==> job 8383 <==
// can_node
module can_node (
    input  wire        clk,
    input  wire        rst,
    input  wire        tx_sig,
    output wire        tx_can_tx,
    output wire        tx_rst_n,
    output wire        tx_led,
    output wire [14:0] tx_crc_reg,
    output wire [3:0]  tx_dlc,
    output wire [10:0] tx_id,
    output wire [3:0]  tx_current_state,
    output wire [15:0] tx_bit_counter,
    output wire [63:0] tx_data,
    output wire        tx_send_frame,
    output wire        tx_sending_frame,
    output wire        tx_idle,
    input  wire        rx_can_rx_buf,
    output wire        rx_SOF_detected,
    output wire        rx_receiving_frame,
    output wire        rx_can_rx,
    output wire [10:0] rx_id_rx,
    output wire [3:0]  rx_dlc_rx,
    output wire [63:0] rx_crc_rx,
    output wire [63:0] rx_data_rx,
    output wire [3:0]  rx_current_state,
    output wire [31:0] rx_state_ascii,
    output wire        rx_red,
    output wire        rx_green,
    output wire        rx_blue,
    output wire        rx_debug_led,
    output wire [15:0] rx_bit_counter,
    output wire        rx_frame_valid
);
clock: 3.2 ns
lec_check: 0
cap_margin: 20
core_margin: 2
core_utilization: 69
cts_cluster_diameter: 337
cts_cluster_size: 95
place_density: 0.36
slew_margin: 20
tns_end_percent: 10
run.sh (not shown) runs the stock make flow with config.mk's settings and CLKGATE_MAP_FILE=.
==> job 6616: changes against job 8383 <==
ABC_AREA = 1   (was not set)
CORE_ASPECT_RATIO = 0.86   (was not set)
CORE_UTILIZATION = 40   (was 69)
CTS_CLUSTER_DIAMETER = not set   (was 337)
CTS_CLUSTER_SIZE = 28   (was 95)
GPL_TIMING_DRIVEN = 1   (was not set)
HOLD_SLACK_MARGIN = 0.01   (was not set)
MAX_ROUTING_LAYER = met4   (was not set)
MIN_ROUTING_LAYER = met2   (was not set)
PLACE_DENSITY = not set   (was 0.36)
SETUP_SLACK_MARGIN = 1.87   (was not set)
SLEW_MARGIN = 30   (was 20)
TNS_END_PERCENT = not set   (was 10)
==> flow/constraint.sdc (replaced) <==
create_clock -name core_clock -period 7.02 [get_ports {clk}]
set_input_delay 1.4040 -clock core_clock [delete_from_list [all_inputs] [get_ports {clk}]]
set_output_delay 1.4040 -clock core_clock [all_outputs]
set_load 0.01 [all_outputs]
==> results <==
	job 8383	job 6616
Status	did not finish	timing/DRC/antenna clean
Last stage reached	global routing (5_1_grt)	-
Total CTS buffers	6	27
Placed Instance Area	17500 µm²	17400 µm²
DP HPWL	35700 µm	38800 µm
Number of standard cells after synthesis	1796	2369
Proportion of netlist area held by the largest area contributor	32.8%	30.0%
Total cell area reported by yosys after synthesis	13700 µm²	15000 µm²
Per-instance average area after synthesis	7.62 µm²	6.31 µm²
Number of buffers inserted to repair setup after CTS	7	0
Cell area after synthesis	13700 µm²	15000 µm²
Initial cell density of the core	70.3%	40.7%
Post-synthesis share of cell area spent on and-or and or-and gates	17.8%	10.5%
Cell row count	51	65
Xor and xnor area share after synthesis	5.30%	2.38%
Chip Footprint	21000 µm²	39000 µm²
Number of resized instances in the post-cts repair step	88	1
Final weighted congestion of routability-driven global placement	1.02	0.983
Die H	145 µm	183 µm
Die outline width	145 µm	213 µm
Setup WS pre-CTS	-1.39 ns	1.84 ns
Area inside the core boundary	19500 µm²	36800 µm²
Area fraction in full adders, half adders and majority gates	2.64%	2.34%
Post-synthesis mux area share	3.05%	0%
Cell variety after synth	90	65
Post-synth seq share	32.8%	30.0%
Cell count in the Yosys report	1796	2369
Area fraction in and, or, nand and nor cells after synthesis	28.2%	39.9%

========
==> exp/lagoon: inputs <==
Starting RTL as in the previous note.
==> flow/config.mk <==
export PLATFORM = sky130hd
export DESIGN_NAME = can_node
export DESIGN_NICKNAME = can_node
export VERILOG_FILES = /design/flow/design.v
export SDC_FILE = /design/flow/constraint.sdc
export NUM_CORES = 4
export LEC_CHECK = 0
export CAP_MARGIN = 10
export CORE_ASPECT_RATIO = 0.54
export CORE_MARGIN = 2
export CORE_UTILIZATION = 40
export GPL_ROUTABILITY_DRIVEN = 0
export MAX_ROUTING_LAYER = met4
export SETUP_SLACK_MARGIN = 1.94
export SLEW_MARGIN = 20
==> flow/constraint.sdc <==
create_clock -name core_clock -period 7.0 [get_ports {clk}]
set_input_delay 1.4000 -clock core_clock [delete_from_list [all_inputs] [get_ports {clk}]]
set_output_delay 1.4000 -clock core_clock [all_outputs]
set_load 0.01 [all_outputs]
==> exp/willow (differences from exp/lagoon) <==
==> flow/config.mk (replaced) <==
export PLATFORM = sky130hd
export DESIGN_NAME = can_node
export DESIGN_NICKNAME = can_node
export VERILOG_FILES = /design/flow/design.v
export SDC_FILE = /design/flow/constraint.sdc
export NUM_CORES = 4
export LEC_CHECK = 0
export CAP_MARGIN = 20
export CORE_MARGIN = 2
export CORE_UTILIZATION = 68
export CTS_CLUSTER_SIZE = 33
export SLEW_MARGIN = 20
export TNS_END_PERCENT = 5
==> flow/constraint.sdc (replaced) <==
create_clock -name core_clock -period 4.14 [get_ports {clk}]
set_input_delay 0.8280 -clock core_clock [delete_from_list [all_inputs] [get_ports {clk}]]
set_output_delay 0.8280 -clock core_clock [all_outputs]
set_load 0.01 [all_outputs]
==> exp/xenon (differences from exp/lagoon) <==
==> flow/config.mk (replaced) <==
export PLATFORM = sky130hd
export DESIGN_NAME = can_node
export DESIGN_NICKNAME = can_node
export VERILOG_FILES = /design/flow/design.v
export SDC_FILE = /design/flow/constraint.sdc
export NUM_CORES = 4
export LEC_CHECK = 0
export CAP_MARGIN = 20
export CORE_ASPECT_RATIO = 0.5
export CORE_MARGIN = 2
export CORE_UTILIZATION = 69
export CTS_CLUSTER_DIAMETER = 337
export CTS_CLUSTER_SIZE = 95
export PLACE_DENSITY = 0.36
export SETUP_SLACK_MARGIN = 0.61
export SLEW_MARGIN = 20
export TNS_END_PERCENT = 10
==> flow/constraint.sdc (replaced) <==
create_clock -name core_clock -period 3.2 [get_ports {clk}]
set_input_delay 0.6400 -clock core_clock [delete_from_list [all_inputs] [get_ports {clk}]]
set_output_delay 0.6400 -clock core_clock [all_outputs]
set_load 0.01 [all_outputs]
==> results.toml <==
# implementation run metrics
[final_timing]
setup_viol = 48
clock.fmax_ghz = 0.227
finalClockPeriodUsage_pct = 106
setup_slack_ns = -0.258

[floorplan]
chipWidth_um = 146
nWellTaps = 265

[setup_path]
reg2reg_to = "u_rx.data_rx[41]$_SDFFE_PP0P_"
path_buffers = 3

[cells_and_area]
nets = 2090
sh_seq_area_pct = 25.1
comb-cell-share_pct = 47.7

[drt]
antenna_left = 0
antenna_cells = 0
viasPerCell = 6.71

[power_and_ir_drop]
seq_power_uw = 2190
p_seq_share_pct = 39.2

[hold_path]
holdPathEnd = "u_rx.crc_rx[42]$_SDFFE_PP0P_"

[status]
so_faults = "setup timing"
status = "finished with violations"
# the run above: exp/willow

==> results.toml <==
# implementation run metrics
[floorplan]
chipWidth_um = 256
nWellTaps = 459
dieHeight_um = 140

[logic_synthesis]
synthArstFlopShare_pct = 0

[cells_and_area]
comb-cell-share_pct = 48.3
final_cells = 2426
nets = 1983

[power_and_ir_drop]
seq_power_uw = 1300
p_seq_share_pct = 41.6

[drt]
viasPerCell = 5.66
antenna_left = 0
antenna_cells = 0

[global_routing]
grt.busiest_layer = "met1"

[setup_path]
path_buffers = 0
reg2reg_to = "u_rx.id_rx[0]$_SDFFE_PP0P_"

[status]
status = "finished clean"

[final_timing]
setup_slack_ns = 2.08
finalClockPeriodUsage_pct = 70.3
clock.fmax_ghz = 0.203

[placed_design]
pre_cts_ws_ns = 1.55
# the run above: exp/lagoon

==> results.toml <==
# flow metrics
[cts]
cts_sinks = 224
cts_resized = 152
post-cts-setup-buffers = 6

[logic_synthesis]
ys_seq_share_pct = 32.8
synthArstFlopShare_pct = 0
edf_count = 0

[global_routing]
grt_util_met2_pct = 111

[status]
stop_stage = "global routing"
status = "stopped before the end"
stop_error = "[ERROR GRT-0232] Routing congestion too high. Check the congestion heatmap in the GUI."

[placed_design]
post-dp-hpwl_um = 35200
port_buffers = 263

[floorplan]
chipWidth_um = 203
# the run above: exp/xenon


========
==> inputs of 07-08 <==
Starting RTL as in the previous note.
Settings: LEC_CHECK=0, ABC_AREA=0, CAP_MARGIN=20, CORE_ASPECT_RATIO=0.86, CORE_MARGIN=10, CORE_UTILIZATION=40, CTS_CLUSTER_SIZE=28, GPL_ROUTABILITY_DRIVEN=0, GPL_TIMING_DRIVEN=0, HOLD_SLACK_MARGIN=0.01, MAX_ROUTING_LAYER=met4, MIN_ROUTING_LAYER=met2, SETUP_SLACK_MARGIN=1.87, SLEW_MARGIN=20, TNS_END_PERCENT=20; clock period 7.02 ns.
==> 08-14: changes against 07-08 <==
Settings changed: CELL_PAD_IN_SITES_GLOBAL_PLACEMENT set to 2, CORE_ASPECT_RATIO 0.86 to not set, CORE_MARGIN 10 to 3, CORE_UTILIZATION 40 to 47, CTS_CLUSTER_SIZE 28 to not set, GPL_ROUTABILITY_DRIVEN 0 to not set, GPL_TIMING_DRIVEN 0 to not set, HOLD_SLACK_MARGIN 0.01 to -0.1, MIN_ROUTING_LAYER met2 to not set, SETUP_SLACK_MARGIN 1.87 to not set, SLEW_MARGIN 20 to 30, TNS_END_PERCENT 20 to not set.
==> flow/constraint.sdc (replaced) <==
create_clock -name core_clock -period 3.36 [get_ports {clk}]
set_input_delay 0.6720 -clock core_clock [delete_from_list [all_inputs] [get_ports {clk}]]
set_output_delay 0.6720 -clock core_clock [all_outputs]
set_load 0.01 [all_outputs]
==> results <==
08-14 failed in global placement, error GPL-0301. 07-08 completed and failed the layout checks on design-rule violations. In 08-14 the die area is smaller than in 07-08, by about 26%. Synthesized cell count is the same in 08-14 and 07-08. In synthesized area, 07-08 and 08-14 do not differ.
==> figures <==
Yosys Chip Area: 07-08 13700 µm²; 08-14 13700 µm²
Area fraction in full adders, half adders and majority gates: 07-08 2.64%; 08-14 2.64%
Starting density of the core: 07-08 40.7%; 08-14 48.5%
Combined area of all synthesized cells: 07-08 13700 µm²; 08-14 13700 µm²
Synth cell types: 07-08 90; 08-14 90
Proportion of synthesized flip-flops having asynchronous set or reset: 07-08 0%; 08-14 0%
Multiplexer share of the synthesized area: 07-08 3.05%; 08-14 3.05%
Largest type area fraction: 07-08 32.8%; 08-14 32.8%
Overall die area: 07-08 42000 µm²; 08-14 31200 µm²
Most numerous cell in the Yosys netlist: 07-08 sky130_fd_sc_hd__nand2_1; 08-14 sky130_fd_sc_hd__nand2_1
Core area: 07-08 33600 µm²; 08-14 28200 µm²
Library cell with the largest summed area after synthesis: 07-08 sky130_fd_sc_hd__dfxtp_1; 08-14 sky130_fd_sc_hd__dfxtp_1
Die boundary height: 07-08 192 µm; 08-14 177 µm
Outcome: 07-08 failed layout checks; 08-14 stopped before the end
Stage where the flow stopped: 07-08 -; 08-14 global placement
Violated checks: 07-08 design-rule violations; 08-14 -
Number of cells produced by synthesis: 07-08 1796; 08-14 1796
Width of the chip: 07-08 219 µm; 08-14 177 µm
Row count: 07-08 62; 08-14 61
Ys flop type: 07-08 sky130_fd_sc_hd__dfxtp_1; 08-14 sky130_fd_sc_hd__dfxtp_1
XOR/XNOR Fraction of Synth Area: 07-08 5.30%; 08-14 5.30%
Register bit count reported by yosys: 07-08 224; 08-14 224
Part of the Yosys area used for sequential elements: 07-08 32.8%; 08-14 32.8%

========
==> v24 <==
Starting RTL as in the previous note.
==> flow/config.mk <==
export PLATFORM = sky130hd
export DESIGN_NAME = can_node
export DESIGN_NICKNAME = can_node
export VERILOG_FILES = /design/flow/design.v
export SDC_FILE = /design/flow/constraint.sdc
export NUM_CORES = 4
export LEC_CHECK = 0
export ABC_AREA = 1
export CAP_MARGIN = 20
export CELL_PAD_IN_SITES_GLOBAL_PLACEMENT = 2
export CORE_MARGIN = 3
export CORE_UTILIZATION = 42
export MAX_ROUTING_LAYER = met4
export SLEW_MARGIN = 30
==> flow/constraint.sdc <==
create_clock -name core_clock -period 3.36 [get_ports {clk}]
set_input_delay 0.6720 -clock core_clock [delete_from_list [all_inputs] [get_ports {clk}]]
set_output_delay 0.6720 -clock core_clock [all_outputs]
set_load 0.01 [all_outputs]
==> inputs of v1, as changes to v24 <==
CELL_PAD_IN_SITES_GLOBAL_PLACEMENT = unset   (was 2)
CORE_MARGIN = 2   (was 3)
CORE_UTILIZATION = 65   (was 42)
CTS_CLUSTER_SIZE = 22   (was unset)
MAX_ROUTING_LAYER = unset   (was met4)
SLEW_MARGIN = 20   (was 30)
==> flow/constraint.sdc (replaced) <==
create_clock -name core_clock -period 2.45 [get_ports {clk}]
set_input_delay 0.4900 -clock core_clock [delete_from_list [all_inputs] [get_ports {clk}]]
set_output_delay 0.4900 -clock core_clock [all_outputs]
set_load 0.01 [all_outputs]
==> qor summary <==
metric	v24	v1
Status	finished with violations	did not finish
Stage where the flow stopped	-	global routing
Layout check failures	setup timing	-
Dpl cell area	19300 µm²	20200 µm²
Number of levels in the clock H-tree	1	1
Floorplan die height	195 µm	156 µm
Area share of the largest cell type after synthesis	30.0%	30.0%
CTS buffer count	27	25
Placement-stage worst setup slack	-0.605 ns	-1.51 ns
Clock sink total	224	224
Final weighted congestion of routability-driven global placement	1.03	1.14
Post-cts repair resize count	148	142
Share of synthesized area spent on multiplexers	0%	0%
Cell Rows	68	55
Number of top-level pins	327	327
Number of placed instances with taps included	3206	3121
Floorplan utilization	43.0%	66.1%
Post-synth tally of flip-flops with integrated enable	0	0
Post-synth top area cell	sky130_fd_sc_hd__dfxtp_1	sky130_fd_sc_hd__dfxtp_1
Overall die area	37900 µm²	24200 µm²
Core Region	34800 µm²	22600 µm²
Buffer count from post-CTS setup fixing	63	14
Width of the die	195 µm	156 µm
Adder-cell area share of the yosys netlist	2.34%	2.34%
Half-perimeter wire length after detailed placement	39.6 mm	39.9 mm

========
==> inputs of 08-17 <==
Starting RTL as in the previous note.
Design can_node, start of the top module:
module can_node (
    input  wire        clk,
    input  wire        rst,
    input  wire        tx_sig,
    output wire        tx_can_tx,
    output wire        tx_rst_n,
    output wire        tx_led,
    output wire [14:0] tx_crc_reg,
    output wire [3:0]  tx_dlc,
    output wire [10:0] tx_id,
    output wire [3:0]  tx_current_state,
    output wire [15:0] tx_bit_counter,
    output wire [63:0] tx_data,
    output wire        tx_send_frame,
    output wire        tx_sending_frame,
    output wire        tx_idle,
    input  wire        rx_can_rx_buf,
    output wire        rx_SOF_detected,
    output wire        rx_receiving_frame,
    output wire        rx_can_rx,
    output wire [10:0] rx_id_rx,
    output wire [3:0]  rx_dlc_rx,
    output wire [63:0] rx_crc_rx,
    output wire [63:0] rx_data_rx,
    output wire [3:0]  rx_current_state,
    output wire [31:0] rx_state_ascii,
    output wire        rx_red,
    output wire        rx_green,
    output wire        rx_blue,
    output wire        rx_debug_led,
    output wire [15:0] rx_bit_counter,
    output wire        rx_frame_valid
);
Settings: LEC_CHECK=0, CAP_MARGIN=20, CORE_MARGIN=2, CORE_UTILIZATION=72, CTS_CLUSTER_DIAMETER=337, CTS_CLUSTER_SIZE=95, PLACE_DENSITY=0.36, SLEW_MARGIN=20, TNS_END_PERCENT=15; clock period 3.2 ns.
==> 11-03 (differences from 08-17) <==
ABC_AREA = 1   (was not set)
CELL_PAD_IN_SITES_GLOBAL_PLACEMENT = 2   (was not set)
CORE_MARGIN = 8   (was 2)
CORE_UTILIZATION = 34   (was 72)
CTS_CLUSTER_DIAMETER = not set   (was 337)
CTS_CLUSTER_SIZE = 46   (was 95)
GPL_ROUTABILITY_DRIVEN = 0   (was not set)
GPL_TIMING_DRIVEN = 0   (was not set)
MAX_ROUTING_LAYER = met5   (was not set)
PLACE_DENSITY = not set   (was 0.36)
SLEW_MARGIN = 5   (was 20)
TNS_END_PERCENT = not set   (was 15)
==> flow/constraint.sdc (replaced) <==
create_clock -name core_clock -period 3.36 [get_ports {clk}]
set_input_delay 0.6720 -clock core_clock [delete_from_list [all_inputs] [get_ports {clk}]]
set_output_delay 0.6720 -clock core_clock [all_outputs]
set_load 0.01 [all_outputs]
==> 07-06 (differences from 08-17) <==
ABC_AREA = 1   (was not set)
CTS_CLUSTER_DIAMETER = 400   (was 337)
CTS_CLUSTER_SIZE = 96   (was 95)
PLACE_DENSITY = 0.42   (was 0.36)
SETUP_SLACK_MARGIN = -0.28   (was not set)
TNS_END_PERCENT = not set   (was 15)
==> flow/constraint.sdc (replaced) <==
create_clock -name core_clock -period 3.4 [get_ports {clk}]
set_input_delay 0.6800 -clock core_clock [delete_from_list [all_inputs] [get_ports {clk}]]
set_output_delay 0.6800 -clock core_clock [all_outputs]
set_load 0.01 [all_outputs]
==> notes <==
- 08-17 never finished: it broke off in global routing (5_1_grt). 11-03 finished with setup timing left. 07-06 ended with an error in global routing (5_1_grt).
- In area after synthesis, 11-03 and 07-06 do not differ.
- Synthesized cell count is the same in 07-06 and 11-03.
- Die size: 11-03 is larger than 07-06 (130%).
==> figures <==
Simple-gate share of the synthesized area: 11-03 39.9%; 07-06 39.9%; 08-17 28.2%
Width of the die: 11-03 226 um; 07-06 148 um; 08-17 142 um
RD Place Congestion: 11-03 -; 07-06 1.13; 08-17 1.07
Instance area after placement: 11-03 0.0187 mm2; 07-06 0.0185 mm2; 08-17 0.0175 mm2
Area share of and-or/or-and cells after synthesis: 11-03 10.5%; 07-06 10.5%; 08-17 17.8%
Floorplan Core Area: 11-03 0.0438 mm2; 07-06 0.0203 mm2; 08-17 0.0187 mm2
Placed Cells incl. Taps: 11-03 3285; 07-06 2966; 08-17 2369
Half-perimeter wire length after detailed placement: 11-03 46900 um; 07-06 38400 um; 08-17 37100 um
Number of cells in the yosys synthesis report: 11-03 2369; 07-06 2369; 08-17 1796
Avg Cell Area, Syn: 11-03 6.31 um2; 07-06 6.31 um2; 08-17 7.62 um2
Mapped Cells: 11-03 2369; 07-06 2369; 08-17 1796
Register share after synthesis: 11-03 30.0%; 07-06 30.0%; 08-17 32.8%
Number of setup buffers added after CTS: 11-03 43; 07-06 11; 08-17 9
TritonCTS buffer count: 11-03 29; 07-06 6; 08-17 6
Area leader share: 11-03 30.0%; 07-06 30.0%; 08-17 32.8%
Synthesized chip area reported by yosys: 11-03 0.0150 mm2; 07-06 0.0150 mm2; 08-17 0.0137 mm2
Outcome: 11-03 failed layout checks; 07-06 aborted with a tool error; 08-17 aborted with a tool error
Failing step: 11-03 -; 07-06 global routing (5_1_grt); 08-17 global routing (5_1_grt)
Reasons for failing layout checks: 11-03 setup timing; 07-06 -; 08-17 -
Mux share: 11-03 0%; 07-06 0%; 08-17 3.05%
Rows: 11-03 77; 07-06 52; 08-17 50
